## synth_top
module synth_top(
    input clk,
    input rst,
    input btnL,
    input [15:0] sw,
    output [3:0] led,
	output pmod_1,	 
	output pmod_2,	 
	output pmod_4	 
    );
Size in the first run: about 7800 cells after synthesis.
clock: 71.5 ns
lec_check: 0
abc_area: 1
cap_margin: 0
core_margin: 2
core_utilization: 70
cts_cluster_diameter: 235
cts_cluster_size: 34
gpl_routability_driven: 1
setup_slack_margin: 5.0
slew_margin: 20
run.sh (not shown) runs the stock make flow with config.mk's settings and CLKGATE_MAP_FILE=.
The starting point stopped in global routing.
Then changed:
Settings changed: ABC_AREA 1 to default, CAP_MARGIN 0 to 20, CORE_UTILIZATION 70 to 61, CTS_CLUSTER_DIAMETER 235 to default, CTS_CLUSTER_SIZE 34 to default, GPL_ROUTABILITY_DRIVEN 1 to default, SETUP_SLACK_MARGIN 5.0 to default.
Clock period 71.5 ns to 53.0 ns, I/O delays scaled along.
Now the flow completed, yet does not pass: negative setup slack; synthesized cell count goes down by 18%; synthesized area drops by 4.2%; die size climbs by 9.8%.
Then changed:
Settings changed: ABC_AREA from default to 1, CORE_UTILIZATION 61 to 70.
Clock period 53.0 ns to 89.9 ns, I/O delays scaled along.
The changed run finished clean. Worst setup slack improves by 40 ns. Non-clock buffer count falls by 1910. Register-to-register slack improves by 40 ns. Global-route usage drops by 6.4 points. Routed wire length decreases by 30%. Final area went down by 20%. Fmax rose by 4.2%.
Then changed:
Settings changed: CTS_CLUSTER_DIAMETER from default to 380, MAX_ROUTING_LAYER from default to met4.
Clock period 89.9 ns to 70.0 ns, I/O delays scaled along.
=> Now the flow never finished: it broke off in clock tree synthesis (DPL-0033); synthesized area does not change; die size stays the same; synthesized cell count stays the same.
Then changed:
Settings changed: ABC_AREA 1 to default, CORE_ASPECT_RATIO from default to 0.89, CORE_MARGIN 2 to 10, CORE_UTILIZATION 70 to 36, CTS_CLUSTER_DIAMETER 380 to default.
Clock period 70.0 ns to 100.0 ns, I/O delays scaled along.
=>
- The changed run produced a clean layout
- die size rises by 100%
- synthesized area fell by 4.2%
- synthesized cell count went down by 18%
Then changed:
Settings changed: CORE_ASPECT_RATIO 0.89 to default, CORE_MARGIN 10 to 2, CORE_UTILIZATION 36 to 65, MAX_ROUTING_LAYER met4 to default.
Clock period 100.0 ns to 81.4 ns, I/O delays scaled along.
- This time the run completed, yet does not pass: negative setup slack
- cell area rises by about 20%
- cell count rises by 6.5%
- clock skew falls by 0.019 ns
- maximum frequency rises by 6.4%

* * *

synth_top again, from the RTL that the note above started with.
## synth_top
module synth_top(
    input clk,
    input rst,
    input btnL,
    input [15:0] sw,
    output [3:0] led,
	output pmod_1,	 
	output pmod_2,	 
	output pmod_4	 
    );
clock: 95.5 ns
lec_check: 0
cap_margin: 20
core_margin: 2
core_utilization: 70
slew_margin: 20
==> next run, changes <==
--- a/flow/config.mk
+++ b/flow/config.mk
@@ -6,6 +6,7 @@
 export NUM_CORES = 4
 export LEC_CHECK = 0
+export ABC_AREA = 1
 export CAP_MARGIN = 20
 export CORE_MARGIN = 2
-export CORE_UTILIZATION = 70
+export CORE_UTILIZATION = 72
 export SLEW_MARGIN = 20
==> flow/constraint.sdc (replaced) <==
create_clock -name core_clock -period 123.0 [get_ports {clk}]
set_input_delay 24.6000 -clock core_clock [delete_from_list [all_inputs] [get_ports {clk}]]
set_output_delay 24.6000 -clock core_clock [all_outputs]
set_load 0.01 [all_outputs]
Result: Cell area decreases by 0.53%; non-clock buffer count shrinks by 235; synthesized area went up by 4.4%; via count grows by 1.5%.
==> next run, changes <==
--- a/flow/config.mk
+++ b/flow/config.mk
@@ -6,7 +6,6 @@
 export NUM_CORES = 4
 export LEC_CHECK = 0
-export ABC_AREA = 1
 export CAP_MARGIN = 20
 export CORE_MARGIN = 2
-export CORE_UTILIZATION = 72
+export CORE_UTILIZATION = 40
 export SLEW_MARGIN = 20
==> flow/constraint.sdc (replaced) <==
create_clock -name core_clock -period 95.5 [get_ports {clk}]
set_input_delay 19.1000 -clock core_clock [delete_from_list [all_inputs] [get_ports {clk}]]
set_output_delay 19.1000 -clock core_clock [all_outputs]
set_load 0.01 [all_outputs]
What happened:
- The new run finished with timing, DRC and antenna clean
- design area rose by 3.4%
- via count went down by 3.6%
- cell count decreases by 5.4%
- clock-buffer cell count rises by 1
==> next run, changes <==
--- a/flow/config.mk
+++ b/flow/config.mk
@@ -6,6 +6,9 @@
 export NUM_CORES = 4
 export LEC_CHECK = 0
+export ABC_AREA = 1
 export CAP_MARGIN = 20
 export CORE_MARGIN = 2
-export CORE_UTILIZATION = 40
+export CORE_UTILIZATION = 65
+export CTS_CLUSTER_DIAMETER = 250
 export SLEW_MARGIN = 20
+export TNS_END_PERCENT = 5
==> flow/constraint.sdc (replaced) <==
create_clock -name core_clock -period 87.7 [get_ports {clk}]
set_input_delay 17.5400 -clock core_clock [delete_from_list [all_inputs] [get_ports {clk}]]
set_output_delay 17.5400 -clock core_clock [all_outputs]
set_load 0.01 [all_outputs]
Effect: The new run completed with no timing, DRC or antenna violations; via count went up by a few percent; synthesized cell count went up by about a fifth; register-to-register slack improved by 1.5 ns.
==> next run, changes <==
--- a/flow/config.mk
+++ b/flow/config.mk
@@ -6,9 +6,6 @@
 export NUM_CORES = 4
 export LEC_CHECK = 0
-export ABC_AREA = 1
 export CAP_MARGIN = 20
 export CORE_MARGIN = 2
-export CORE_UTILIZATION = 65
-export CTS_CLUSTER_DIAMETER = 250
+export CORE_UTILIZATION = 27
 export SLEW_MARGIN = 20
-export TNS_END_PERCENT = 5
==> flow/constraint.sdc (replaced) <==
create_clock -name core_clock -period 123.0 [get_ports {clk}]
set_input_delay 24.6000 -clock core_clock [delete_from_list [all_inputs] [get_ports {clk}]]
set_output_delay 24.6000 -clock core_clock [all_outputs]
set_load 0.01 [all_outputs]
Result: Clock-buffer cell count drops by 8; fmax drops by about 27%; clock skew drops by 0.0092 ns; routed wire length climbs by 2.1%; cell count drops by about 3%.
